===== design/flow/design.v =====
parameter ADD     = 4'b0000;
parameter SUB     = 4'b0001;
parameter AND     = 4'b0010;
parameter OR      = 4'b0011;
parameter XOR     = 4'b0100;
parameter NOT     = 4'b0101;
parameter MOV     = 4'b0110;
parameter NOP     = 4'b0111;
parameter LOAD    = 4'b1000;
parameter STORE   = 4'b1001;
parameter LOAD_IM = 4'b1010;
parameter BRN_Z   = 4'b1011;
parameter BRN_N   = 4'b1100;
parameter BRN_O   = 4'b1101;
parameter BRN     = 4'b1110;
module ALU  #(parameter N = 8) (
    input logic clk, arstn, rst, en,
    input logic [2:0] OP, 
    input logic signed [N-1:0] A, 
    input logic signed [N-1:0] B, 
    output logic  [2:0] ONZ,
    output logic signed [N-1:0] Result 
);
logic [2:0] temp_ONZ;
logic signed [N-1:0] temp_result;
always_comb begin
    logic Overflow;
    Overflow = 1'b0;
    case (OP)
        3'b000: begin  
            {Overflow, temp_result} = A + B;
            temp_ONZ[2] = Overflow ^ temp_result[N-1];
            temp_ONZ[1] = temp_result[N-1];
            temp_ONZ[0] = &(~temp_result);
        end
        3'b001: begin  
            {Overflow, temp_result} = A - B;
            temp_ONZ[2] = Overflow ^ temp_result[N-1];
            temp_ONZ[1] = temp_result[N-1];
            temp_ONZ[0] = &(~temp_result);
        end
        3'b010: begin  
            temp_result = A & B;
            temp_ONZ[2] = 0;
            temp_ONZ[1] = temp_result[N-1];
            temp_ONZ[0] = &(~temp_result);
        end
        3'b011: begin  
            temp_result = A | B;
            temp_ONZ[2] = 0;
            temp_ONZ[1] = temp_result[N-1];
            temp_ONZ[0] = &(~temp_result);
        end
        3'b100 : begin  
            temp_result = A ^ B;
            temp_ONZ[2] = 0;
            temp_ONZ[1] = temp_result[N-1];
            temp_ONZ[0] = &(~temp_result);
            end
        3'b101 : begin  
            {Overflow, temp_result} = A + 1;
            temp_ONZ[2] = Overflow ^ temp_result[N-1];
            temp_ONZ[1] = temp_result[N-1];
            temp_ONZ[0] = &(~temp_result);
            end
        3'b110 : begin  
            temp_result = A;
            temp_ONZ[2] = 0;
            temp_ONZ[1] = temp_result[N-1];
            temp_ONZ[0] = &(~temp_result);      
            end
        3'b111 : begin  
            temp_result = B;
            temp_ONZ[2] = 0;
            temp_ONZ[1] = temp_result[N-1];
            temp_ONZ[0] = &(~temp_result);
            end
        default: begin
            temp_ONZ = 3'h0;
            temp_result = 0;
        end
    endcase
end
always_ff @(posedge clk or negedge arstn) begin
    if (!arstn) begin
        Result <= 0;
    end
    else begin
        Result <= temp_result;
    end
end
always_ff @(posedge clk or negedge arstn) begin
    if (!arstn) begin
        ONZ <= 0;
    end 
    else if (rst) begin
        ONZ <= 0;
    end 
    else if (en) begin
        ONZ <= temp_ONZ;
    end
end
endmodule
module RF  #(parameter N = 8, parameter addressBits = 2) ( 
    input logic clk,
    input logic rst_n,
    input logic selectDestinationA,
    input logic selectDestinationB,
    input logic [1:0] selectSource,
    input logic [addressBits-1:0] writeAddress,
    input logic write_en,
    input logic [addressBits-1:0] readAddressA,
    input logic [addressBits-1:0] readAddressB,
    input logic [N-1:0] A, 
    input logic [N-1:0] B, 
    input logic [N-1:0] C, 
    output logic [N-1:0] destination1A,
    output logic [N-1:0] destination2A,
    output logic [N-1:0] destination1B,
    output logic [N-1:0] destination2B
);
    logic [N-1:0] mem [(2**addressBits)-1:0];
    logic [N-1:0] sourceData;
    logic [N-1:0] readA, readB;
    always_ff @(posedge clk, negedge rst_n) begin
        if(!rst_n) begin
            for(int i = 0; i < 2**addressBits; i++) begin
                if (i == 1) begin
                    mem[i] <= -1;
                end else begin
                    mem[i] <= 0;
                end
            end
        end else begin
            for(int i = 0; i < 2**addressBits; i++) begin
                if(write_en && writeAddress == i) begin
                    mem[i] <= sourceData;
                end
            end
        end
    end
    always_comb begin
        case (selectSource)
            2'b00: sourceData = A;
            2'b01: sourceData = B;
            2'b10: sourceData = C;
            default: sourceData = 0;
        endcase
        readA = 0;
        readB = 0;
        for(int i = 0; i < 2**addressBits; i++) begin
            if(readAddressA == i) begin
                readA = mem[i];
            end
            if(readAddressB == i) begin
                readB = mem[i];
            end
        end
        if(selectDestinationA) begin
            destination1A = 0;
            destination2A = readA;
        end else begin
            destination1A = readA;
            destination2A = 0;
        end
        if(selectDestinationB) begin
            destination1B = 0;
            destination2B = readB;
        end else begin
            destination1B = readB;
            destination2B = 0;
        end
    end
endmodule
module FSM #(
  parameter M = 4,  
  parameter N = 4,  
  parameter P = 6   
) (
  input  logic clk,
  input  logic rst_n,
  output logic ov_warning,
  output logic [  1:0] select_source,
  output logic [M-1:0] write_address,
  output logic             write_en,
  output logic [M-1:0] read_address_A, read_address_B,
  output logic select_destination_A, select_destination_B,
  output logic [N-1:0] immediate_value,
  output logic [2:0] OP,
  output logic       s_rst,
  input  logic [2:0] ONZ,
  output logic enable,
  input  logic [4+2*M-1:0] instruction_in,
  output logic              en_read_instr,
  output logic [P-1:0] read_address_instr,
  output logic SRAM_readEnable,
  output logic SRAM_writeEnable
);
parameter ADD     = 4'b0000;
parameter SUB     = 4'b0001;
parameter AND     = 4'b0010;
parameter OR      = 4'b0011;
parameter XOR     = 4'b0100;
parameter NOT     = 4'b0101;
parameter MOV     = 4'b0110;
parameter NOP     = 4'b0111;
parameter LOAD    = 4'b1000;
parameter STORE   = 4'b1001;
parameter LOAD_IM = 4'b1010;
parameter BRN_Z   = 4'b1011;
parameter BRN_N   = 4'b1100;
parameter BRN_O   = 4'b1101;
parameter BRN     = 4'b1110;
enum logic [1:0] { idle = 2'b11, fetch = 2'b00, decode = 2'b01, execute= 2'b10} state, next;
logic [  P-1:0] PC     ;
logic [  P-1:0] PC_next;
logic           ov     ;
logic           ov_reg ;
logic [2*M-1:0] offset ;
logic [3:0]       instruction_code;
logic [M-1:0]     ra, rb;
logic [2:0]       ONZ_next, ONZ_reg;
logic [4+2*M-1:0] instruction_next, instruction_reg;
assign ov_warning = ov_reg;
always @(posedge clk, negedge rst_n) begin
  if (!rst_n) begin
    state <= idle;
  end else begin
    state <= next;
  end
end
always_comb begin
  case (state)
    idle:    next = ov_reg ? idle : fetch;
    fetch:   next = decode;
    decode:  next = execute;
    execute: next = ov ? idle : fetch;
    default: next = idle;
  endcase
end
always_comb begin
  instruction_code     = 0;
  read_address_instr   = PC;
  en_read_instr        = 0;
  enable               = 0;
  read_address_A       = 0;
  read_address_B       = 0;
  OP                   = 0;
  select_destination_A = 0;
  select_destination_B = 0;
  SRAM_readEnable      = 0;
  SRAM_writeEnable     = 0;
  select_source        = 0;
  immediate_value      = 0;
  write_address        = 0;
  write_en             = 0;
  s_rst                = 0;
  PC_next              = PC;
  ONZ_next             = 0;
  ov                   = ov_reg;
  offset               = 1;
  ra                   = 0;
  rb                   = 0;
  instruction_next     = instruction_reg;
  case (state)
    idle: begin
      select_source        = 2'b00;
      write_address        = 0;
      write_en             = 1'b0;
      read_address_A       = 0;    
      read_address_B       = 0;
      select_destination_A = 1'b0;
      select_destination_B = 1'b0;
      immediate_value      = 0;
      OP                   = 3'b000;
      s_rst                = 1'b0;
      enable               = 1'b0;
      en_read_instr        = 1'b0;
      read_address_instr   = PC;
      offset               = 1;
      SRAM_readEnable      = 1'b0;
      SRAM_writeEnable     = 1'b0;
    end
    fetch: begin
      select_source        = 2'b00;
      write_address        = 0;
      write_en             = 1'b0;
      read_address_A       = 0;    
      read_address_B       = 0;
      select_destination_A = 1'b0;
      select_destination_B = 1'b0;
      immediate_value      = 0;
      OP                   = 3'b000;
      s_rst                = 1'b0;
      enable               = 1'b0;
      en_read_instr        = 1'b1;
      read_address_instr   = PC;
    end
    decode: begin 
      ONZ_next         = ONZ;
      instruction_next = instruction_in;
      instruction_code = instruction_in[4+2*M-1:2*M];
      ra               = instruction_in[2*M-1 : M];
      rb               = instruction_in[M-1:0];
      case (instruction_code)
        ADD, SUB, AND, OR, XOR     : begin
          read_address_A       = ra;    
          read_address_B       = rb;
          OP                   = instruction_code[2:0];
          enable               = 1'b1;
        end
        NOT     : begin
          read_address_A       = 1;    
          read_address_B       = rb;
          OP                   = 3'b100;
          enable               = 1'b1;
        end
        MOV     : begin
          read_address_A       = ra;    
          read_address_B       = rb;
          OP                   = 3'b111;
          enable               = 1'b1;
        end
        NOP     : begin
        end
        LOAD    : begin
          read_address_A       = ra;    
          read_address_B       = rb;
          select_destination_A = 1'b1;
          select_destination_B = 1'b1;
          SRAM_readEnable      = 1'b1;
        end
        STORE   : begin
          read_address_A       = rb;    
          read_address_B       = ra;
          select_destination_A = 1'b1;
          select_destination_B = 1'b1;
          SRAM_writeEnable     = 1'b1;
        end
        LOAD_IM : begin
          select_source        = 2'b10;
          write_address        = ra;
          write_en             = 1'b1;
          immediate_value      = $signed(rb);
        end
        BRN_Z, BRN_N, BRN_O, BRN : begin
          s_rst                = 1'b1;
        end
      endcase
    end
    execute: begin
      instruction_code = instruction_reg[4+2*M-1:2*M];
      ra               = instruction_reg[2*M-1 : M];
      rb               = instruction_reg[M-1:0];
      case (instruction_code)
        ADD, SUB, AND, OR, XOR, NOT, MOV: begin
          select_source        = 2'b00;
          write_address        = ra;
          write_en             = 1'b1;
          enable               = 1'b0;
          {ov,PC_next}         = PC+1;          
        end
        NOP     : begin
          {ov,PC_next}         = PC+1; 
        end
        LOAD    : begin
          select_source        = 2'b01;
          write_address        = ra;
          write_en             = 1'b1;
          {ov,PC_next}         = PC+1;
        end
        STORE   : begin
          {ov,PC_next}         = PC+1;
        end
        LOAD_IM : begin
          {ov,PC_next}         = PC+1;
        end
        BRN_Z   : begin
          s_rst = 0;
          if(ONZ_reg[0] == 1) 
            offset  = {ra, rb};
          else 
            offset = 1;
          if (offset[2*M-1]==1) begin
            {ov,PC_next} = PC - offset[2*M-2:0];
          end else begin
            {ov,PC_next} = PC + offset[2*M-2:0];
          end
        end
        BRN_N : begin
          s_rst = 0;
          if(ONZ_reg[1] == 1) 
            offset  = {ra, rb};
          else 
            offset = 1;
          if (offset[2*M-1]==1) begin
            {ov,PC_next} = PC - offset[2*M-2:0];
          end else begin
            {ov,PC_next} = PC + offset[2*M-2:0];
          end
        end
        BRN_O   : begin
          s_rst = 0;
          if(ONZ_reg[2] == 1) 
            offset  = {ra, rb};
          else 
            offset = 1;
          if (offset[2*M-1]==1) begin
            {ov,PC_next} = PC - offset[2*M-2:0];
          end else begin
            {ov,PC_next} = PC + offset[2*M-2:0];
          end
        end
        BRN     : begin
          s_rst  = 0;
          offset = {ra, rb};
          if (offset[2*M-1]==1) begin
            {ov,PC_next} = PC - offset[2*M-2:0];
          end else begin
            {ov,PC_next} = PC + offset[2*M-2:0];
          end
        end
      endcase
    end
  endcase
end
always_ff @(posedge clk, negedge rst_n) begin
  if (!rst_n) begin
    instruction_reg <= 0;
    ONZ_reg         <= 0;
    ov_reg          <= 0;
    PC              <= 0;
  end else begin
    instruction_reg <= instruction_next;
    ONZ_reg         <= ONZ_next;
    ov_reg          <= ov;
    PC              <= PC_next;
  end
end
endmodule
module microprocessor #(parameter N = 8, ROM_addressBits = 6, RF_addressBits = 3) (
  input  logic                           clk             ,
  input  logic                           rst_n           ,
  input  logic [ 3+2*(RF_addressBits):0] ROM_data        ,
  input  logic [                  N-1:0] SRAM_data       ,
  output logic                           overflowPC      ,
  output logic                           ROM_readEnable  ,
  output logic                           SRAM_readEnable ,
  output logic                           SRAM_writeEnable,
  output logic [    ROM_addressBits-1:0] ROM_address     ,
  output logic [(2**RF_addressBits)-1:0] SRAM_address    ,
  output logic [                  N-1:0] SRAM_data_in
);
  logic RF_selectDestA, RF_selectDestB, RF_writeEnable;
  logic [1:0] RF_selectSource;
  logic [RF_addressBits-1:0] RF_writeAddress, RF_readAddressA, RF_readAddressB;
  logic [N-1:0] RF_AluRes, RF_Im, RF_destAluA, RF_destAluB;
  RF #(.N(N), .addressBits(RF_addressBits)) rf (
    clk,
    rst_n,
    RF_selectDestA,
    RF_selectDestB,
    RF_selectSource,
    RF_writeAddress,
    RF_writeEnable,
    RF_readAddressA,
    RF_readAddressB,
    RF_AluRes, SRAM_data, RF_Im,
    RF_destAluA, SRAM_data_in, RF_destAluB, SRAM_address);
  logic ALU_rst, ALU_en;
  logic [2:0] ALU_OP, ALU_ONZ;
  ALU #(N) alu (
    clk,
    rst_n,
    ALU_rst,
    ALU_en,
    ALU_OP,
    RF_destAluA,
    RF_destAluB,
    ALU_ONZ,
    RF_AluRes
  );
  FSM #(.N(N), .M(RF_addressBits), .P(ROM_addressBits)) fsm (
    clk,
    rst_n,
    overflowPC,
    RF_selectSource,
    RF_writeAddress,
    RF_writeEnable,
    RF_readAddressA,
    RF_readAddressB,
    RF_selectDestA,
    RF_selectDestB,
    RF_Im,
    ALU_OP,
    ALU_rst,
    ALU_ONZ,
    ALU_en,
    ROM_data,
    ROM_readEnable,
    ROM_address,
    SRAM_readEnable,
    SRAM_writeEnable
  );
endmodule

===== design/flow/run.sh =====
#!/bin/bash
# the make line also repeats each setting of config.mk as NAME=value (left out here)
make -C /OpenROAD-flow-scripts/flow DESIGN_CONFIG=/design/flow/config.mk WORK_HOME=/design/flow/orfs CLKGATE_MAP_FILE= finish

===== design/flow/config.mk =====
export PLATFORM = sky130hd
export DESIGN_NAME = microprocessor
export DESIGN_NICKNAME = microprocessor
export VERILOG_FILES = /design/flow/design.v
export SDC_FILE = /design/flow/constraint.sdc
export NUM_CORES = 4
export LEC_CHECK = 0
export CAP_MARGIN = 0
export CORE_MARGIN = 2
export CORE_UTILIZATION = 24
export GPL_TIMING_DRIVEN = 0
export PLACE_DENSITY_LB_ADDON = 0.21
export SLEW_MARGIN = 20

===== design/flow/constraint.sdc =====
create_clock -name core_clock -period 5.74 [get_ports {clk}]
set_input_delay 1.1480 -clock core_clock [delete_from_list [all_inputs] [get_ports {clk}]]
set_output_delay 1.1480 -clock core_clock [all_outputs]
set_load 0.01 [all_outputs]

==> results of run 1 <==
-- per-stage QoR --
stage | area, um2 | std cells | setup slack (ns) | TNS (ns)
finish | 10000 | 1628 | 0.226 | 0
floorplan | 8550 | 1103 | 0.582 | 0
CTS | 9950 | 1627 | 0.0227 | 0
global placement | 9540 | 1605 | -1.17 | -61.05
detailed placement | 9560 | 1606 | -1.15 | -8.29
global route | 10000 | 1628 | -0.00179 | -0.00179
-- cell type report --
type                            count  area [um2]  share of cell area [%]
Timing Repair Buffer               49         492                    4.89
Buffer                             60         313                    3.11
Sequential cell                    99        2490                    24.8
Multi-Input combinational cell    904        5750                    57.2
Tap cell                          461         577                    5.74
Clock inverter                      7        57.6                   0.573
Clock buffer                        9         225                    2.24
Inverter                           39         146                    1.46
-- what timing repair did --
item                                    4_1_cts  5_1_grt
pin swaps                                     5        3
hold buffers                                  0        0
buffers inserted                              6        0
gates resized                                19       33
endpoints found under the setup margin       16        9
-- per-layer routing --
layer | global-route usage [%] | wire length (um) | part of all wire [%] | vias up
met1 | 25.3 | 15700 | 47 | 4276
met2 | 28.7 | 15100 | 46 | 273
met4 | 4.23 | 706 | 2.1 | 0
met3 | 2.53 | 1530 | 4.6 | 52
li1 | - | - | - | 4094
met5 | 0 | 0 | 0 | -
==> run summary, run 1 <==
Reports from this run.

- The synthesis-to-finish area growth is 17.5%.
- Across all layers, the routed design uses 8695 vias.
- Across the run, the number of max-cap violations was 0.
- Among the non-sequential cells, AND-OR/OR-AND gates take the most area.
- The routed wire length is 33.1 mm.
- Yosys reported a register bit count of 99.
- The end of the critical path reads alu.ONZ[1].
- For reference, the top cells by area after synthesis are sky130_fd_sc_hd__dfrtp_1, sky130_fd_sc_hd__ha_1, sky130_fd_sc_hd__nand2_1.
- The proportion of synthesized area in mux cells reads 1.57%.
- The post-synthesis area per instance is 7.75 um2.
- The number of sinks handled by clock tree synthesis is 99.
- The fraction of the cycle the final worst path needs is 96.1%.
- On the critical path, the stage with the largest delay is an instance of sky130_fd_sc_hd__a2111o_1.
- The CTS buffer count is 9.
- The maximum fanout count along the critical path reads 10.
- The number of nets at the end of the flow is 1241.
- Clock skew on the completed layout was measured at 0.00766 ns.
- The run finished with no timing, DRC or antenna violations.
- Looking at hold timing, the worst path starts from fsm.state[1].
- The total net switching power reads 1.02 mW.
- Note that the worst hold path type here is reg2reg.
- The power in the clock group is 0.615 mW.
- The largest net degree at the start of global routing is 52.
- The combinational group power reads 1.12 mW.
- The initial antenna violation count is 0.
- The fraction of the yosys area taken by sequential cells reads 29.1%.
- The terminating pin of the worst hold path reads fsm.state[3].
- The pre-placement core utilization is 24.2%.
- The cell with the most instances after synthesis is sky130_fd_sc_hd__nand2_1.
- The simple logic cell fraction of the synthesized area reads 22.2%.
- The main flop type after synthesis reads sky130_fd_sc_hd__dfrtp_1.
- The Yosys chip area is 0.00855 mm2.
- The final worst hold slack reads 0.441 ns.
- The path length in cells of the critical path reads 21.
- The share of the core filled with cells in the final layout is 28.5%.
- The number of rows created at floorplan is 69.
- The final critical path time including I/O delays and setup reads 5.51 ns.
- The net count after synthesis is 1182.
- The count of endpoints failing setup in the final report is 0.
- The area fraction of the largest cell type after synthesis is 26.3%.
- The startpoint kind of the worst setup timing path reads an input port.
- The number of top-level pins is 46.
- The total chip power reads 2.53 mW.
- The sequential-cell power consumption is 0.799 mW.
- For this block, the initial DRC count from the detailed router was 591.
- The reg-to-reg setup timing slack is 0.59 ns.
- For this run, the number of Yosys warnings is 4.
- Per STA, the worst path accumulates the most delay in the family AND-OR/OR-AND gates.
- The count of flip-flops with a built-in enable after synthesis reads 0.
- According to the floorplan report, the total die area is 0.0371 mm2.
- The detailed-routing iteration count for the pre-antenna-repair pass is 5.
- The first-pass GRT wire length is 50.2 mm.
- The CTS tree is done.
- The stage delay of the slowest cell on the critical path reads 0.42 ns.
- In the global route stage, overall resource usage came out at 17.9%.
- The number of nets with antenna violations after detailed routing reads 0.
- The worst hold path was traced through 0 stages.
- The die extent in x is 193 um.
- The number of port buffers is 41.
- The highest ir drop seen on vdd reads 179 uV.
- After floorplanning, the core was sized to cover 0.0353 mm2.
- The yosys cell count reads 1103.
- The source-to-sink clock delay at the later pin of the worst-skew pair reads 0.37 ns.
- The final hold violation count reads 0.
- The synthesized netlist occupies a cell area of 0.00855 mm2.
- The fill cell instance count of the final layout reads 3854.
- At the worst endpoint, the required time is 6.05 ns.
- Traced cell by cell, the critical path runs through clkbuf_4, inv_1, a2bb2o_1, a22oi_1, clkbuf_2, mux2i_1, o21ai_0, a32oi_1, a31oi_2, buf_4, and2_1, ha_1, o21bai_1, a21oi_2, o21bai_1, a2111o_1, o311ai_1, xor2_1, a2bb2oi_1, a31oi_1, a22o_1.
- The start point of the critical path reads ROM_data[6].
- The number of distinct standard cells referenced by the synthesized netlist reads 86.
- The clock transition time at the flip-flop clock pins of the worst setup and hold paths is 0.07 ns.
- The detailed-placement wirelength estimate reads 25.9 mm.
- The cell count after synthesis reads 1103.
- The share of total power in sequential cells is 31.6%.
- The fraction of power spent switching nets is 40.4%.
- Per the CTS log, the root buffer master is sky130_fd_sc_hd__clkbuf_16.
- The maximum buffer depth of the clock tree is 2.
- The total DRC errors in the routed layout is 0.
- The data arrival time of the critical path reads 5.83 ns.
- The achievable frequency reads 181 MHz.
- The type of the worst setup path reads in2reg.
- The logic gate share of total power reads 44.2%.
- Per the GRT congestion report, total overflow comes to 0.
- Measured along the y axis, the die boundary spans 193 um.
- The script logs the mean routed wire length per placed instance as 20.3 um.
- The launch point of the worst register-to-register path is recorded as fsm.state[2].
- For reference, full adder, half adder and majority cells occupy 9.16% of the area reported after synthesis.
- The remaining max-slew budget at the tightest pin is 30.7%.
- The share of total power dissipated in the clock network is 24.3%.
- The most numerous cell type found on the critical path is sky130_fd_sc_hd__o21bai_1.
- The power report lists cell-internal power as 1.51 mW.
- By count the netlist is led by sky130_fd_sc_hd__nand2_1, sky130_fd_sc_hd__a21oi_1, sky130_fd_sc_hd__o21ai_0.
- The antenna cell count is 0.
- The async set-or-reset flop fraction in the synthesized netlist is 100%.
- The leakage power total is 4.24 nW.
- The clock tree synthesis step divided the H-tree into 3 levels.
- The xor/xnor share of the synthesized area reads 3.69%.
- The number of warnings the tools reported reads 42.
- The endpoint of the lowest-slack register-to-register path reads alu.ONZ[0].
- The worst-case reg-to-reg path depth reads 19.
- The kind of end point of the critical path is a flip-flop.
- The via count of the first global-routing pass is 8296.
- The via density per instance reads 5.34.
- The total buffers and inverters traversed by the critical path reads 4.
- The synthesized-area fraction occupied by ao, oa, aoi and oai cells reads 29.2%.
- The biggest area consumer among synthesized cells reads sky130_fd_sc_hd__dfrtp_1.
- The routability congestion estimate from global placement is 0.951.
- The group drawing the most power reads combinational cells.
- The number of max-slew violations in the final report is 0.
- The actual transition at the worst max-transition pin reads 1.04 ns.
- The report lists the power per cell area as 252 mW/mm2.
==> inputs of run 2 (changes only) <==
- CAP_MARGIN: 0 -> 20
- CORE_UTILIZATION: 24 -> 40
- CTS_CLUSTER_SIZE: not set -> 10
- GPL_TIMING_DRIVEN: 0 -> not set
- PLACE_DENSITY_LB_ADDON: 0.21 -> not set
- SETUP_SLACK_MARGIN: not set -> 0.73
- TNS_END_PERCENT: not set -> 15
- clock period: 5.74 -> 2.7 ns (I/O delays scaled with it)
==> run summary, run 2 <==
Reports from this run.

- The adder-cell area share of the yosys netlist is 9.16% (unchanged).
- The largest net degree at the start of global routing is 45 (-13%).
- The fraction of power consumed by the clock network is 20.6% (-3.7 points).
- The combinational group power was 3.62 mW (+220%).
- The synthesis-to-finish area growth reads 60.6%.
- The DRC marker count from the first detailed-route iteration is 808 (+37%).
- The slack of the critical path was -1.49 ns (-1.72 ns).
- The clock transition time at the flip-flop clock pins of the worst setup and hold paths was 0.08 ns (about the same).
- The CTS buffer count came to 9 (unchanged).
- The reg-to-reg setup timing slack is -1.41 ns (-2.00 ns).
- The endpoint of the lowest-slack register-to-register path reads alu.ONZ[0].
- The cell count after synthesis is 1103 (unchanged).
- The maximum buffer depth of the clock tree was 2 (unchanged).
- The xor/xnor share of the synthesized area is 3.69% (unchanged).
- The die extent in x reads 150 um (-22%).
- The average wire per standard cell reads 20.1 um (-0.96%).
- The fraction of power spent switching nets was 39.2% (-1.3 points).
- The initial antenna violation count is 0 (unchanged).
- The count of flip-flops with a built-in enable after synthesis reads 0 (unchanged).
- Sorting the Yosys area breakdown by cell type puts at the top sky130_fd_sc_hd__dfrtp_1.
- The yosys cell count reads 1103 (unchanged).
- The proportion of synthesized area in mux cells was 1.57% (unchanged).
- The final total negative setup slack is -23.31 ns (-23.31 ns).
- The first-pass GRT wire length reads 51.9 mm (+3.3%).
- The flow ran to the end, but the layout failed its checks.
- The number of nets with antenna violations after detailed routing reads 0 (unchanged).
- The start point of the critical path reads ROM_data[9].
- The total net switching power reads 2.62 mW (+160%).
- The pre-placement core utilization came to 40.7% (+16 points).
- The Yosys chip area came to 0.00855 mm2 (unchanged).
- The number of nets at the end of the flow is 1520 (+22%).
- The number of top-level pins reads 46 (unchanged).
- The fraction of the yosys area taken by sequential cells is 29.1% (unchanged).
- The total DRC errors in the routed layout was 0 (unchanged).
- The all-layer global routing usage is 29.8% (+12 points).
- The vertical die size is 150 um (-22%).
- The area enclosed by the die boundary is 0.0226 mm2 (-39%).
- The internal power summed over all cells was 4.08 mW (+170%).
- The cell with the most instances after synthesis reads sky130_fd_sc_hd__nand2_1.
- The sequential-cell power consumption reads 1.70 mW (+110%).
- The fraction of synthesized cell area taken by the top area cell type is 26.3% (unchanged).
- The max-capacitance violation count reads 0 (unchanged).
- The final critical path time including I/O delays and setup is 4.19 ns.
- The post-synthesis area per instance reads 7.75 um2 (unchanged).
- The total of flip-flops plus latches after synthesis is 99 (unchanged).
- The via density per instance is 5.78 (+8.2%).
- The number of hold-repair buffers added at the cts stage is 0 (unchanged).
- The simple logic cell fraction of the synthesized area is 22.2% (unchanged).
- The antenna cell count reads 0 (unchanged).
- In the synthesized netlist, the cells that appear most often are sky130_fd_sc_hd__nand2_1, sky130_fd_sc_hd__a21oi_1, sky130_fd_sc_hd__o21ai_0.
- The logic gate share of total power is 54.1% (+9.9 points).
- The cell with the largest stage delay on the worst path reads sky130_fd_sc_hd__or4_4.
- The remaining max-slew budget at the tightest pin is 62.0% (+31 points).
- The main flop type after synthesis reads sky130_fd_sc_hd__dfrtp_1.
- The path length in cells of the critical path reads 24 (+14%).
- The fraction of the cycle the final worst path needs reads 155% (+59 points).
- The highest ir drop seen on vdd is 363 uV (+100%).
- The total placed cells including tap cells reads 1661 (+3.4%).
- The final hold violation count is 0 (unchanged).
- The source-to-sink clock delay at the later pin of the worst-skew pair reads 0.38 ns (about the same).
- The post-layout instance count excluding filler cells reads 1721 (+5.7%).
- The via count is 9941 (+14%).
- The area inside the core boundary reads 0.0210 mm2 (-40%).
- The startpoint identified for the worst register-to-register timing path is fsm.state[2].
- Setup repair after global routing could not meet its margin everywhere.
- The number of sinks handled by clock tree synthesis reads 99 (unchanged).
- The async set-or-reset flop fraction in the synthesized netlist was 100% (unchanged).
- The dominant kind of combinational cell is AND-OR/OR-AND gates.
- The synthesized cell area is 0.00855 mm2 (unchanged).
- The number of H-tree levels is 3 (unchanged).
- The root cell of the clock tree reads sky130_fd_sc_hd__clkbuf_16.
- The final worst hold slack reads 0.156 ns (-0.285 ns).
- The number of port buffers reads 45 (+9.8%).
- The net count after synthesis reads 1182 (unchanged).
- The cell family with the largest share of critical-path delay reads AND-OR/OR-AND gates.
- The total chip power reads 6.70 mW (+160%).
- The overall overflow remaining after global route is 0 (unchanged).
- The fill cell instance count of the final layout came to 1721 (-55%).
- The routability congestion estimate from global placement reads 1.01 (+6.1%).
- Looking at the setup timing report, the critical path kind is in2reg.
- The number of rows created at floorplan is 53 (-23%).
- The maximum fanout count along the critical path came to 8 (-2).
- The kind of end point of the critical path reads a flip-flop.
- The power in the clock group is 1.38 mW (+120%).
- STA classifies the critical path startpoint as an input port.
- The required arrival time at the worst endpoint is 2.97 ns (-3.08 ns).
- The layout checks failed on setup timing.
- The number of warnings the tools reported is 45 (+7.1%).
- The synthesized-area fraction occupied by ao, oa, aoi and oai cells is 29.2% (unchanged).
- The stage delay of the slowest cell on the critical path came to 0.52 ns (+0.10 ns).
- The clock skew is 0.0202 ns (+0.0125 ns).
- The total buffers and inverters traversed by the critical path is 6 (+2).
- The class of the tightest hold or removal check reads in2async.
- The via count of the first global-routing pass reads 9445 (+14%).
- The detailed-routing iteration count for the pre-antenna-repair pass reads 8 (+3).
- The actual transition at the worst max-transition pin is 0.569 ns (-0.470 ns).
- The worst-case reg-to-reg path depth came to 19 (unchanged).
- The leakage power total is 6.16 nW (+45%).
- The group drawing the most power is combinational cells.
- The achievable frequency reads 239 MHz.
- Sorting the synthesized cells by area gives the leading types as sky130_fd_sc_hd__dfrtp_1, sky130_fd_sc_hd__ha_1, sky130_fd_sc_hd__nand2_1.
- The detailed-placement wirelength estimate reads 25.9 mm (-0.13%).
- The yosys synthesis warning count was 4 (unchanged).
- The share of total power in sequential cells is 25.4% (-6.2 points).
- The routed wire length is 34.6 mm (+4.7%).
- The CTS tree is done.
- The number of max-slew violations in the final report reads 0 (unchanged).
- The data arrival time of the critical path is 4.46 ns (-1.37 ns).
- The cell area power density reads 488 mW/mm2 (+94%).
- In this run the critical path is formed by buf_6, buf_8, and3b_1, o21ai_2, a21oi_2, buf_4, a21oi_4, buf_6, a31oi_2, o21ai_1, a32oi_1, a31oi_2, nand2_1, buf_6, fa_2, nor2b_2, o21ai_2, a21oi_2, buf_4, nor2_4, or4_4, o21ai_2, a22oi_2, o41ai_2.
- The end of the critical path is alu.ONZ[0].
- The count of endpoints failing setup in the final report is 32 (+32).
- The number of distinct standard cells referenced by the synthesized netlist reads 86 (unchanged).
## run 2: repair_timing
item / in CTS / in global routing
setup buffers: 17 / 23
gates cloned: 2 / 2
pin swaps: 94 / 104
resized: 267 / 250
endpoints found under the setup margin: 106 / 107
## run 2: metal layers
metal  track usage, %  up-vias  wire (um)
met2             49.9      385      16600
met1             40.0     4817      14900
met3             3.70       76       2150
li1                 -     4663          -
met5                0        -          0
met4             9.29        0        906
## run 2: area by class of cell
type | instances | area, um2 | share of cell area (%)
repair buffers | 388 | 3420 | 24.9
clock inverters | 7 | 92.6 | 0.675
clock buffers | 9 | 225 | 1.64
well taps | 275 | 344 | 2.51
multi-input cells | 904 | 6990 | 51.0
flip-flops and latches | 99 | 2500 | 18.2
inverters | 39 | 149 | 1.08
## run 2: metrics by stage
step | area (um2) | utilization, % | setup slack (ns)
2_1_floorplan | 8830 | - | -1.56
3_3_place_gp | 11600 | 55.1 | -2.31
3_5_place_dp | 11600 | 55.1 | -2.43
4_1_cts | 12800 | 60.7 | -1.38
5_1_grt | 13700 | 65.3 | -1.58
6_report | 13700 | 65.3 | -1.49
==> inputs of run 3 (changes only) <==
- ABC_AREA: not set -> 1
- CAP_MARGIN: 20 -> 0
- CELL_PAD_IN_SITES_DETAIL_PLACEMENT: not set -> 0
- CORE_UTILIZATION: 40 -> 70
- CTS_CLUSTER_DIAMETER: not set -> 92
- CTS_CLUSTER_SIZE: 10 -> 20
- SETUP_SLACK_MARGIN: 0.73 -> not set
- TNS_END_PERCENT: 15 -> not set
- clock period: 2.7 -> 4.06 ns (I/O delays scaled with it)
==> run summary, run 3 <==
From the run reports.

- The flow did not finish.
- The flow halted during 5_1_grt.
- The tool reported: "[ERROR GRT-0232] Routing congestion too high. Check the congestion heatmap in the GUI".
- The routability congestion estimate from global placement reads 1.03 (+2.5%).
- The number of hold-repair buffers added at the cts stage was 0 (unchanged).
- The maximum buffer depth of the clock tree reads 2 (unchanged).
- The number of port buffers came to 45 (unchanged).
- The fraction of the yosys area taken by sequential cells reads 29.7% (+0.57 points).
- The number of H-tree levels reads 3 (unchanged).
- The main flop type after synthesis is sky130_fd_sc_hd__dfrtp_1.
- The proportion of synthesized area in mux cells reads 0% (-1.6 points).
- The die extent in x is 113 um (-24%).
- Sorting the synthesized cells by how often they occur yields sky130_fd_sc_hd__nand2_1, sky130_fd_sc_hd__inv_1, sky130_fd_sc_hd__nor2_1.
- The number of distinct standard cells referenced by the synthesized netlist is 55 (-36%).
- The all-layer global routing usage is 93.9%.
- The synthesized cell area is 0.00838 mm2 (-1.9%).
- The post-synthesis area per instance is 6.97 um2 (-10%).
- By area the synthesized netlist is led by sky130_fd_sc_hd__dfrtp_1, sky130_fd_sc_hd__nand2_1, sky130_fd_sc_hd__inv_1.
- The yosys synthesis warning count is 4 (unchanged).
- The count of flip-flops with a built-in enable after synthesis reads 0 (unchanged).
- The number of rows created at floorplan reads 39 (-26%).
- The setup slack at placement reads -1.01 ns (+1.42 ns).
- The async set-or-reset flop fraction in the synthesized netlist came to 100% (unchanged).
- The total of flip-flops plus latches after synthesis is 99 (unchanged).
- The yosys cell count is 1202 (+9.0%).
- The number of top-level pins is 46 (unchanged).
- The most common cell in the synthesized netlist is sky130_fd_sc_hd__nand2_1.
- The pre-placement core utilization reads 72.5% (+32 points).
- The detailed-placement wirelength estimate was 21.9 mm (-15%).
- The area inside the core boundary is 0.0116 mm2 (-45%).
- The number of sinks handled by clock tree synthesis is 99 (unchanged).
- The Yosys chip area reads 0.00838 mm2 (-1.9%).
- The dominant kind of combinational cell reads simple AND/OR/NAND/NOR gates.
- The CTS buffer count reads 9 (unchanged).
- Per the CTS log, the root buffer master is sky130_fd_sc_hd__clkbuf_16.
- The synthesized-area fraction occupied by ao, oa, aoi and oai cells reads 17.7% (-11 points).
- The adder-cell area share of the yosys netlist is 9.34% (+0.18 points).
- The net count after synthesis reads 1281 (+8.4%).
- The simple logic cell fraction of the synthesized area is 29.7% (+7.5 points).
- The area enclosed by the die boundary came to 0.0129 mm2 (-43%).
- The vertical die size was 113 um (-24%).
- The fraction of synthesized cell area taken by the top area cell type is 26.9% (+0.52 points).
- The largest total area in the synthesized netlist belongs to sky130_fd_sc_hd__dfrtp_1.
- The overall overflow remaining after global route reads 751.
- The xor/xnor share of the synthesized area is 3.13% (-0.55 points).
- The cell count after synthesis came to 1202 (+9.0%).
-- run 3: through the flow --
| stage | std cells | utilization [%] | instance area (um2) |
|---|---|---|---|
| after CTS | 1559 | 92.6 | 10700 |
| after detailed placement | 1532 | 88.1 | 10200 |
| after global placement | 1532 | 88.1 | 10200 |
| after floorplan | 1202 | - | 8450 |
-- run 3: what timing repair did --
action,CTS
setup buffers,12
endpoints found under the setup margin,26
pin swaps,46
resized,76
-- run 3: layer usage --
| metal | track usage [%] | GRT overflow |
|---|---|---|
| met2 | 119 | 534 |
| met3 | 73.8 | 8 |
| met5 | 36.5 | 2 |
| met1 | 85.9 | 7 |
| met4 | 105 | 200 |
==> inputs of run 4 (changes only) <==
- ABC_AREA: 1 -> not set
- CAP_MARGIN: 0 -> 40
- CORE_ASPECT_RATIO: not set -> 1.28
- CORE_MARGIN: 2 -> 8
- CORE_UTILIZATION: 70 -> 40
- CTS_CLUSTER_DIAMETER: 92 -> 372
- CTS_CLUSTER_SIZE: 20 -> 94
- GPL_ROUTABILITY_DRIVEN: not set -> 0
- HOLD_SLACK_MARGIN: not set -> -0.09
- PLACE_DENSITY_LB_ADDON: not set -> 0.01
- SETUP_SLACK_MARGIN: not set -> -0.56
- TNS_END_PERCENT: not set -> 15
- clock period: 4.06 -> 6.0 ns (I/O delays scaled with it)
==> run summary, run 4 <==
Reports from this run.

- The yosys synthesis warning count reads 4 (unchanged).
- The post-synthesis area per instance reads 7.75 um2 (+11%).
- For this run, the post-layout net count is 1255.
- The number of distinct standard cells referenced by the synthesized netlist came to 86 (+56%).
- The clock arrives with 0.0168 ns of skew.
- Setup repair after global routing left no endpoint under its margin.
- For the combinational group, total power comes out at 1.08 mW.
- The data arrival time of the critical path is 4.61 ns.
- The remaining max-slew budget at the tightest pin reads 30.8%.
- The async set-or-reset flop fraction in the synthesized netlist is 100% (unchanged).
- The finished layout cell area is 0.00998 mm2.
- The total buffers and inverters traversed by the critical path is 5.
- The end of the critical path reads SRAM_data_in[3].
- The achievable frequency reads 172 MHz.
- The number of nets with antenna violations after detailed routing reads 0.
- STA classifies the critical path endpoint as an output port.
- The dominant kind of combinational cell is AND-OR/OR-AND gates.
- The cell area power density reads 246 mW/mm2.
- The timing report gives the worst reg2reg path a setup slack of 1.24 ns.
- The startpoint kind of the worst setup timing path reads an input port.
- The start point of the worst hold path reads fsm.state[1].
- The pre-placement core utilization was 40.7% (-32 points).
- Tracing the worst setup path back leads to its startpoint at ROM_data[8].
- The number of max-slew violations in the final report is 0.
- The power in the clock group is 0.606 mW.
- The DRC marker count from the first detailed-route iteration reads 626.
- Of the total power, combinational logic draws 43.9%.
- The type of the worst setup path reads in2out.
- The leakage power total reads 4.40 nW.
- The path length in cells of the critical path reads 12.
- The post-place instance area reads 0.00968 mm2 (-5.0%).
- The CTS buffer count is 9 (unchanged).
- The initial antenna violation count came to 0.
- The vertical die size reads 181 um (+60%).
- The fraction of the yosys area taken by sequential cells is 29.1% (-0.57 points).
- The proportion of synthesized area in mux cells is 1.57% (+1.6 points).
- The cell with the largest stage delay on the worst path is sky130_fd_sc_hd__clkdlybuf4s50_1.
- The total of flip-flops plus latches after synthesis is 99 (unchanged).
- In the post-synthesis netlist, the biggest area contributors are sky130_fd_sc_hd__dfrtp_1, sky130_fd_sc_hd__ha_1, sky130_fd_sc_hd__nand2_1.
- The total chip power reads 2.46 mW.
- The simple logic cell fraction of the synthesized area is 22.2% (-7.5 points).
- On the worst path, the slowest cell contributes a delay of 0.59 ns.
- In this run the worst path has a maximum fanout of 6.
- The worst-case reg-to-reg path depth is 19.
- Yosys reports that the most numerous cell types are sky130_fd_sc_hd__nand2_1, sky130_fd_sc_hd__a21oi_1, sky130_fd_sc_hd__o21ai_0.
- The actual transition at the worst max-transition pin is 1.04 ns.
- The detailed-routing iteration count for the pre-antenna-repair pass reads 5.
- After layout, the worst path uses 96.8% of the clock period.
- The cell count after synthesis is 1103 (-8.2%).
- Listed in order, past its start point the critical path passes clkdlybuf4s50_1, buf_4, o21ai_2, a2bb2o_1, a22o_1, o31ai_2, buf_4, a32oi_1, a311oi_1, buf_4, and2_1, clkdlybuf4s50_1.
- The post-layout instance count excluding filler cells reads 1460.
- The number of rows created at floorplan is 60 (+54%).
- The total DRC errors in the routed layout is 0.
- The overall overflow remaining after global route is 0.
- The via count is 8481.
- The number of cells upsized or downsized after cts reads 0 (-100%).
- Counting endpoints that fail hold in the final report gives 0.
- The area inside the core boundary is 0.0210 mm2 (+82%).
- The first-pass GRT wire length is 49.7 mm.
- The biggest area consumer among synthesized cells is sky130_fd_sc_hd__dfrtp_1.
- The internal portion of the total power is 1.49 mW.
- The synthesis-to-finish area growth is 16.8%.
- The net count after synthesis is 1182 (-7.7%).
- Entering global routing, the biggest net connects 57 pins.
- The cell with the most instances after synthesis is sky130_fd_sc_hd__nand2_1.
- The number of top-level pins is 46 (unchanged).
- The count of endpoints failing setup in the final report is 0.
- The detailed router reported a total wirelength of 31.6 mm.
- The CTS tree reads done.
- The clock transition time at the flip-flop clock pins of the worst setup and hold paths is 0.07 ns.
- TritonRoute output was used to compute an average wire per cell of 21.6 um.
- The number of sinks handled by clock tree synthesis reads 99 (unchanged).
- The root cell of the clock tree reads sky130_fd_sc_hd__clkbuf_16.
- The main flop type after synthesis is sky130_fd_sc_hd__dfrtp_1.
- The cell family with the largest share of critical-path delay is buffers and inverters.
- The xor/xnor share of the synthesized area is 3.69% (+0.55 points).
- The highest ir drop seen on vdd reads 158 uV.
- The number of warnings the tools reported is 42.
- The die extent in x is 145 um (+28%).
- The antenna cell count is 0.
- In this design, the critical path's most frequently occurring cell is sky130_fd_sc_hd__buf_4.
- The number of maximum-capacitance violations recorded for the run is 0.
- The maximum buffer depth of the clock tree is 2 (unchanged).
- The synthesized-area fraction occupied by ao, oa, aoi and oai cells is 29.2% (+11 points).
- The final total negative setup slack is 0 ns.
- The class of the tightest hold or removal check is reg2reg.
- The count of flip-flops with a built-in enable after synthesis is 0 (unchanged).
- The number of H-tree levels reads 3 (unchanged).
- The number of port buffers reads 45 (unchanged).
- Counting the fill cells in the layout gives 2190.
- Registers are responsible for 31.4% of the overall power.
- The via density per instance is 5.81.
- The Yosys chip area came to 0.00855 mm2 (+2.0%).
- In the hold report, the worst path ends at fsm.state[3].
- The total net switching power is 0.967 mW.
- The synthesized cell area was 0.00855 mm2 (+2.0%).
- The fraction of power spent switching nets reads 39.3%.
- The fraction of power consumed by the clock network reads 24.7%.
- In the final layout, flip-flops and latches occupy 0.00249 mm2.
- For the sequential group, total power comes out at 0.771 mW.
- The count of cells along the worst hold path reads 0.
- The detailed-placement wirelength estimate is 24.8 mm (+13%).
- The area enclosed by the die boundary is 0.0263 mm2 (+100%).
- The total placed cells including tap cells reads 1443 (-5.8%).
- The fraction of synthesized cell area taken by the top area cell type is 26.3% (-0.52 points).
- Data on the critical path is required at its endpoint by 4.80 ns.
- Per the timing report, the most critical flop-to-flop path finishes at alu.ONZ[0].
- The area taken by multi-input combinational cells is reported as 0.00563 mm2.
- The number of hold-repair buffers added at the cts stage reads 0 (unchanged).
- Ranked by power, first place goes to combinational cells.
- The via count of the first global-routing pass was 8535.
- The worst flop-to-flop path startpoint is fsm.state[2].
- The number of setup buffers added after CTS was 0 (-12).
- Across every metal layer, demand over resource in global routing totals 24.0%.
- The adder-cell area share of the yosys netlist is 9.16% (-0.18 points).
- The final critical path time including I/O delays and setup reads 5.81 ns.
- The source-to-sink clock delay at the later pin of the worst-skew pair reads 0.37 ns.
- The yosys cell count is 1103 (-8.2%).
- The run finished with no timing, DRC or antenna violations.
## run 4: area by class of cell
class,count,share of cell area (%)
Clock buffer,10,2.39
Clock inverter,6,0.577
Inverter,39,1.47
Multi-Input combinational cell,904,56.4
Sequential cell,99,24.9
Tap cell,279,3.50
Timing Repair Buffer,123,10.7
## run 4: routing by layer
layer  track usage [%]  wire length [um]  up-vias
met5                 0                 0        -
met4              10.8              1230        0
met3              2.79              1050       71
met2              41.9             15800      251
met1              29.1             13500     4053
li1                  -                 -     4106
## run 4: per-stage QoR
| stage | hold slack, ns | util, % | worst slack, ns |
|---|---|---|---|
| 3_5_place_dp | 0.434 | 46.0 | 0.0530 |
| 5_1_grt | 0.475 | 47.5 | 0.0282 |
| 4_1_cts | 0.457 | 47.5 | 0.241 |
| 3_3_place_gp | 0.431 | 45.9 | 0.119 |
| 6_report | 0.463 | 47.5 | 0.192 |
| 2_1_floorplan | 0.388 | - | 0.790 |
==> inputs of run 5 (changes only) <==
- CAP_MARGIN: 40 -> 20
- CELL_PAD_IN_SITES_DETAIL_PLACEMENT: 0 -> not set
- CORE_ASPECT_RATIO: 1.28 -> not set
- CORE_MARGIN: 8 -> 2
- CTS_CLUSTER_DIAMETER: 372 -> not set
- CTS_CLUSTER_SIZE: 94 -> not set
- GPL_ROUTABILITY_DRIVEN: 0 -> not set
- HOLD_SLACK_MARGIN: -0.09 -> not set
- PLACE_DENSITY_LB_ADDON: 0.01 -> not set
- SETUP_SLACK_MARGIN: -0.56 -> 1.7
- TNS_END_PERCENT: 15 -> not set
- clock period: 6.0 -> 5.85 ns (I/O delays scaled with it)
==> run summary, run 5 <==
Reports from this run.

- The synthesized-area fraction occupied by ao, oa, aoi and oai cells is 29.2% (unchanged).
- The DRC marker count from the first detailed-route iteration is 784 (+25%).
- The total DRC errors in the routed layout reads 0 (unchanged).
- The number of rows created at floorplan was 53 (-12%).
- The largest net degree at the start of global routing came to 53 (-7.0%).
- The pre-placement core utilization reads 40.7% (about the same).
- The xor/xnor share of the synthesized area is 3.69% (unchanged).
- The max-capacitance violation count came to 0 (unchanged).
- The number of hold-repair buffers added at the cts stage is 0 (unchanged).
- The stage delay of the slowest cell on the critical path is 0.38 ns (-0.21 ns).
- The setup slack at placement reads -0.116 ns (-0.169 ns).
- The combinational group power was 1.34 mW (+24%).
- The share of total power in sequential cells came to 28.9% (-2.5 points).
- The first-pass GRT wire length reads 49.6 mm (about the same).
- The class of the tightest hold or removal check reads reg2reg.
- The fraction of synthesized cell area taken by the top area cell type is 26.3% (unchanged).
- The vertical die size is 150 um (-17%).
- The number of distinct standard cells referenced by the synthesized netlist is 86 (unchanged).
- The detailed-placement wirelength estimate reads 23.7 mm (-4.5%).
- The biggest area consumer among synthesized cells is sky130_fd_sc_hd__dfrtp_1.
- The startpoint kind of the worst setup timing path reads an input port.
- For the worst reg-to-reg path, the endpoint reported by OpenROAD is alu.ONZ[1].
- The total buffers and inverters traversed by the critical path is 7 (+2).
- The flow ran to the end and the layout has no timing, DRC or antenna violations.
- The end of the critical path reads alu.ONZ[0].
- The antenna cell count came to 0 (unchanged).
- The data arrival time of the critical path is 5.07 ns (+0.46 ns).
- The total of flip-flops plus latches after synthesis reads 99 (unchanged).
- The remaining max-slew budget at the tightest pin reads 32.2% (+1.4 points).
- The source-to-sink clock delay at the later pin of the worst-skew pair is 0.37 ns (about the same).
- The worst hold path begins at fsm.state[1].
- The dominant kind of combinational cell reads AND-OR/OR-AND gates.
- The cell with the largest stage delay on the worst path reads sky130_fd_sc_hd__fa_2.
- The reg-to-reg setup timing slack reads 1.35 ns (+0.11 ns).
- The number of nets with antenna violations after detailed routing is 0 (unchanged).
- The routability congestion estimate from global placement reads 1.04.
- The cell family with the largest share of critical-path delay is AND-OR/OR-AND gates.
- The die extent in x reads 150 um (+3.4%).
- The yosys synthesis warning count reads 4 (unchanged).
- The required arrival time at the worst endpoint reads 6.11 ns (+1.31 ns).
- The number of sinks handled by clock tree synthesis is 99 (unchanged).
- The area inside the core boundary came to 0.0210 mm2 (about the same).
- The total chip power reads 2.73 mW (+11%).
- TritonCTS built the clock tree.
- The sequential-cell power consumption is 0.790 mW (+2%).
- The fraction of power consumed by the clock network is 22.1% (-2.6 points).
- The number of H-tree levels reads 3 (unchanged).
- The number of warnings the tools reported came to 45 (+7.1%).
- Setup repair after global routing could not meet its margin everywhere.
- The cell area power density reads 236 mW/mm2 (-4.0%).
- The simple logic cell fraction of the synthesized area is 22.2% (unchanged).
- The internal power summed over all cells is 1.65 mW (+11%).
- The via count reads 9183 (+8.3%).
- The fraction of the yosys area taken by sequential cells reads 29.1% (unchanged).
- The detailed-routing iteration count for the pre-antenna-repair pass reads 6 (+1).
- The start point of the critical path reads ROM_data[9].
- The logic gate share of total power reads 49.0% (+5.1 points).
- The yosys cell count was 1103 (unchanged).
- The overall overflow remaining after global route is 0 (unchanged).
- The synthesis report lists the most area-consuming cells as sky130_fd_sc_hd__dfrtp_1, sky130_fd_sc_hd__ha_1, sky130_fd_sc_hd__nand2_1.
- The achievable frequency reads 208 MHz.
- The type of the worst setup path reads in2reg.
- The initial antenna violation count was 0 (unchanged).
- The number of max-slew violations in the final report reads 0 (unchanged).
- The net count after synthesis was 1182 (unchanged).
- The Yosys chip area is 0.00855 mm2 (unchanged).
- The post-synthesis area per instance is 7.75 um2 (unchanged).
- The area enclosed by the die boundary is 0.0226 mm2 (-14%).
- The number of port buffers is 45 (unchanged).
- The root cell of the clock tree reads sky130_fd_sc_hd__clkbuf_16.
- The cell with the most instances after synthesis is sky130_fd_sc_hd__nand2_1.
- The main flop type after synthesis is sky130_fd_sc_hd__dfrtp_1.
- The leakage power total was 5.03 nW (+14%).
- The slack of the critical path reads 1.04 ns (+0.844 ns).
- Ranked by instance count, the synthesized netlist is headed by sky130_fd_sc_hd__nand2_1, sky130_fd_sc_hd__a21oi_1, sky130_fd_sc_hd__o21ai_0.
- The maximum fanout count along the critical path reads 7 (+1).
- The via density per instance was 5.99 (+3.1%).
- The CTS buffer count is 9 (unchanged).
- The count of cells along the worst hold path is 0 (unchanged).
- The finished layout cell area is 0.0116 mm2 (+16%).
- The actual transition at the worst max-transition pin came to 1.02 ns (-0.0214 ns).
- The worst-case reg-to-reg path depth was 26 (+7).
- The routed wire length is 32.4 mm (+2.5%).
- The async set-or-reset flop fraction in the synthesized netlist is 100% (unchanged).
- The all-layer global routing usage is 28.6% (+4.6 points).
- The final hold violation count reads 0 (unchanged).
- The clock transition time at the flip-flop clock pins of the worst setup and hold paths came to 0.07 ns (about the same).
- The count of endpoints failing setup in the final report reads 0 (unchanged).
- The worst flop-to-flop path startpoint is fsm.state[2].
- The average wire per standard cell reads 21.1 um (-2.5%).
- The maximum buffer depth of the clock tree reads 2 (unchanged).
- The post-place instance area is 0.00977 mm2 (+0.96%).
- The proportion of synthesized area in mux cells was 1.57% (unchanged).
- The synthesis-to-finish area growth is 35.3%.
- Looking at the hold checks, the worst path lands on fsm.state[3].
- The synthesized cell area reads 0.00855 mm2 (unchanged).
- The number of nets at the end of the flow reads 1333 (+6.2%).
- Ranked by power, first place goes to combinational cells.
- The adder-cell area share of the yosys netlist reads 9.16% (unchanged).
- The fraction of the cycle the final worst path needs is 82.3% (-15 points).
- The via count of the first global-routing pass was 8731 (+2.3%).
- The total net switching power is 1.08 mW (+12%).
- The share of the core filled with cells in the final layout is 55.0% (+7.5 points).
- The final critical path time including I/O delays and setup reads 4.81 ns.
- The count of flip-flops with a built-in enable after synthesis is 0 (unchanged).
- The power in the clock group reads 0.605 mW (about the same).
- The cell count after synthesis is 1103 (unchanged).
- The highest ir drop seen on vdd came to 141 uV (-11%).
- The most numerous cell on the critical path reads sky130_fd_sc_hd__buf_6.
- The number of top-level pins came to 46 (unchanged).
- The path length in cells of the critical path came to 25 (+13).
- The clock skew is 0.0152 ns (-0.00163 ns).
- The fill cell instance count of the final layout is 1948 (-11%).
- The worst setup path is captured at a flip-flop.
- The fraction of power spent switching nets reads 39.7% (+0.35 points).
run 5: cell type report:
| type | instances | area (um2) | area share [%] |
|---|---|---|---|
| multi-input cells | 905 | 6520 | 56.3 |
| well taps | 275 | 344 | 2.98 |
| inverters | 39 | 153 | 1.32 |
| clock buffers | 10 | 229 | 1.98 |
| clock inverters | 6 | 60.1 | 0.519 |
| repair buffers | 200 | 1770 | 15.3 |
| flip-flops and latches | 99 | 2490 | 21.5 |
run 5: what timing repair did:
action / CTS / global route
buffers inserted: 55 / 21
resized: 229 / 91
setup endpoints to repair: 29 / 26
pin swaps: 66 / 68
cloned: 2 / 0
run 5: metrics by stage:
stage	cells	TNS [ns]	hold WS (ns)
after global placement	1440	-0.160	0.425
after detailed placement	1440	-0.128	0.432
after global routing	1534	0	0.465
after floorplan	1103	0	0.388
final	1534	0	0.439
after CTS	1513	0	0.438
run 5: metal layers:
layer  track usage (%)  wire (um)
met1              39.0      14300
met4              11.0       1150
met2              46.0      15000
met5                 0          0
met3              3.88       1910
==> inputs of run 6 (changes only) <==
- ABC_AREA: not set -> 1
- CAP_MARGIN: 20 -> 0
- CELL_PAD_IN_SITES_DETAIL_PLACEMENT: not set -> 0
- CORE_UTILIZATION: 40 -> 70
- CTS_CLUSTER_DIAMETER: not set -> 207
- CTS_CLUSTER_SIZE: not set -> 20
- SETUP_SLACK_MARGIN: 1.7 -> -0.27
- clock period: 5.85 -> 4.16 ns (I/O delays scaled with it)
==> run summary, run 6 <==
Reports from this run.

- The total placed cells including tap cells is 1527 (+6.0%).
- met2 is the most crowded layer.
- The fraction of power spent switching nets was 45.1% (+5.4 points).
- For reference, the top logic cell family by area is simple AND/OR/NAND/NOR gates.
- The proportion of synthesized area in mux cells is 0% (-1.6 points).
- The sequential-cell power consumption is 1.15 mW (+46%).
- The slack of the critical path is -0.868 ns (-1.90 ns).
- The kind of end point of the critical path reads a flip-flop.
- The final worst hold slack is 0.414 ns (-0.0247 ns).
- The start point of the critical path is ROM_data[8].
- The count of cells along the worst hold path is 0 (unchanged).
- The share of the core filled with cells in the final layout is 93.5% (+38 points).
- The number of warnings the tools reported is 44 (-2.2%).
- The max-capacitance violation count reads 0 (unchanged).
- The number of nets with antenna violations after detailed routing came to 0 (unchanged).
- The count of endpoints failing setup in the final report is 26 (+26).
- The source-to-sink clock delay at the later pin of the worst-skew pair was 0.37 ns (about the same).
- The synthesis-to-finish area growth reads 28.9%.
- The Yosys chip area reads 0.00838 mm2 (-1.9%).
- The post-layout instance count excluding filler cells reads 1565 (+2.0%).
- The number of rows created at floorplan was 39 (-26%).
- The flow ran to the end, but the layout failed its checks.
- The internal power summed over all cells reads 2.32 mW (+41%).
- The power in the clock group came to 0.823 mW (+36%).
- The start point of the worst hold path reads fsm.state[1].
- The path length in cells of the critical path is 30 (+20%).
- The via count of the first global-routing pass reads 9170 (+5.0%).
- The via count came to 11027 (+20%).
- The main flop type after synthesis reads sky130_fd_sc_hd__dfrtp_1.
- The fraction of synthesized cell area taken by the top area cell type reads 26.9% (+0.52 points).
- The cell with the largest stage delay on the worst path reads sky130_fd_sc_hd__xor2_1.
- The leakage power total reads 5.56 nW (+11%).
- The fraction of the cycle the final worst path needs came to 121% (+39 points).
- The stage delay of the slowest cell on the critical path came to 0.34 ns (-0.04 ns).
- The maximum fanout count along the critical path came to 11 (+4).
- The actual transition at the worst max-transition pin reads 1.12 ns (+0.108 ns).
- The total chip power reads 4.23 mW (+55%).
- The cell family with the largest share of critical-path delay is simple AND/OR/NAND/NOR gates.
- The antenna cell count was 0 (unchanged).
- The global-route track usage on met3 reads 13.9% (+10 points).
- The layout checks failed on setup timing.
- The cell count after synthesis came to 1202 (+9.0%).
- The logic gate share of total power is 53.3% (+4.3 points).
- The group drawing the most power is combinational cells.
- The fraction of power consumed by the clock network reads 19.5% (-2.6 points).
- The startpoint kind of the worst setup timing path reads an input port.
- The global-route track usage on met2 is 75.2% (+29 points).
- The highest ir drop seen on vdd reads 343 uV (+140%).
- The clock transition time at the flip-flop clock pins of the worst setup and hold paths is 0.07 ns (about the same).
- The die extent in x reads 113 um (-24%).
- The average wire per standard cell is 23.4 um (+11%).
- The total buffers and inverters traversed by the critical path is 7 (unchanged).
- The synthesized cell area reads 0.00838 mm2 (-1.9%).
- The number of nets at the end of the flow was 1496 (+12%).
- The worst flop-to-flop path startpoint is fsm.state[0].
- Yosys attributes the largest share of cell area to sky130_fd_sc_hd__dfrtp_1, sky130_fd_sc_hd__nand2_1, sky130_fd_sc_hd__inv_1.
- The terminating pin of the worst hold path is fsm.state[3].
- The number of port buffers is 45 (unchanged).
- OpenSTA lists the critical path endpoint as alu.ONZ[0].
- The async set-or-reset flop fraction in the synthesized netlist is 100% (unchanged).
- The all-layer global routing usage came to 46.0% (+17 points).
- The highest clock rate this design can be run at is 199 MHz.
- The CTS tree reads done.
- The overall overflow remaining after global route is 0 (unchanged).
- The via density per instance reads 7.05 (+18%).
- The yosys cell count reads 1202 (+9.0%).
- The count of flip-flops with a built-in enable after synthesis is 0 (unchanged).
- The maximum buffer depth of the clock tree reads 2 (unchanged).
- Ranked by instance count, the synthesized netlist is headed by sky130_fd_sc_hd__nand2_1, sky130_fd_sc_hd__inv_1, sky130_fd_sc_hd__nor2_1.
- The final total negative setup slack was -9.48 ns (-9.48 ns).
- The pre-placement core utilization is 72.5% (+32 points).
- The type of the worst setup path is in2reg.
- The adder-cell area share of the yosys netlist is 9.34% (+0.18 points).
- The simple logic cell fraction of the synthesized area reads 29.7% (+7.5 points).
- The yosys synthesis warning count reads 4 (unchanged).
- The number of max-slew violations in the final report is 0 (unchanged).
- The CTS buffer count reads 9 (unchanged).
- The combinational group power reads 2.25 mW (+68%).
- The reg-to-reg setup timing slack came to -0.82 ns (-2.17 ns).
- The required arrival time at the worst endpoint reads 4.41 ns (-1.70 ns).
- The detailed-routing iteration count for the pre-antenna-repair pass came to 21 (+15).
- The class of the tightest hold or removal check reads reg2reg.
- The worst-case reg-to-reg path depth came to 27 (+3.8%).
- The first-pass GRT wire length was 46.0 mm (-7.2%).
- The largest net degree at the start of global routing reads 79 (+49%).
- The detailed-placement wirelength estimate is 22.2 mm (-6.4%).
- The initial antenna violation count came to 0 (unchanged).
- The synthesized-area fraction occupied by ao, oa, aoi and oai cells is 17.7% (-11 points).
- The total net switching power reads 1.91 mW (+76%).
- The number of top-level pins is 46 (unchanged).
- The routed wire length was 36.6 mm (+13%).
- The net count after synthesis reads 1281 (+8.4%).
- The total of flip-flops plus latches after synthesis was 99 (unchanged).
- The share of total power in sequential cells reads 27.2% (-1.7 points).
- Sorting the Yosys area breakdown by cell type puts at the top sky130_fd_sc_hd__dfrtp_1.
- The final critical path time including I/O delays and setup is 5.03 ns.
- The number of sinks handled by clock tree synthesis is 99 (unchanged).
- The cell sitting at the root of the clock tree is a sky130_fd_sc_hd__clkbuf_16.
- The number of distinct standard cells referenced by the synthesized netlist came to 55 (-36%).
- The area inside the core boundary is 0.0116 mm2 (-45%).
- The remaining max-slew budget at the tightest pin is 24.5% (-7.7 points).
- The cell with the most instances after synthesis reads sky130_fd_sc_hd__nand2_1.
- The total DRC errors in the routed layout is 0 (unchanged).
- The routability congestion estimate from global placement is 1.02 (-1.8%).
- The endpoint of the lowest-slack register-to-register path is alu.ONZ[0].
- The clock skew reads 0.00961 ns (-0.00560 ns).
- The met1 track demand over resource reads 55.1% (+16 points).
- The cell area power density came to 391 mW/mm2 (+66%).
- The vertical die size came to 113 um (-24%).
- The post-synthesis area per instance is 6.97 um2 (-10%).
- The data arrival time of the critical path is 5.28 ns (+0.21 ns).
- The area enclosed by the die boundary reads 0.0129 mm2 (-43%).
- The fraction of the yosys area taken by sequential cells is 29.7% (+0.57 points).
- The final hold violation count reads 0 (unchanged).
- The DRC marker count from the first detailed-route iteration is 2513 (+220%).
- The number of H-tree levels was 3 (unchanged).
- The xor/xnor share of the synthesized area is 3.13% (-0.55 points).
-- run 6: area by class of cell --
cell class	count	area [um2]
fill	411	756
inverter	198	754
clock inverter	6	46.3
tap	143	179
clock buffer	10	229
timing repair buffer	222	1820
sequential	99	2490
multi-input combinational	887	5300
-- run 6: per-layer routing --
layer	part of all wire (%)	vias up
li1	-	4351
met1	31	4801
met2	41	1290
met3	16	583
met4	12	2
met5	0.076	-
-- run 6: metrics by stage --
| stage | instance area, um2 | setup slack (ns) |
|---|---|---|
| 4_1_cts | 10400 | -0.245 |
| 5_1_grt | 10800 | -0.825 |
| 6_report | 10800 | -0.868 |
| 3_5_place_dp | 10100 | -0.938 |
| 2_1_floorplan | 8380 | -0.0511 |
| 3_3_place_gp | 10100 | -0.709 |
-- run 6: timing repair --
item	in CTS	in global routing
setup endpoints to repair	22	19
hold buffers	0	0
buffers inserted	2	19
pin swaps	7	37
resized	16	76
gates cloned	0	1
No activity file was given, so power comes from the tool's default toggle rates.
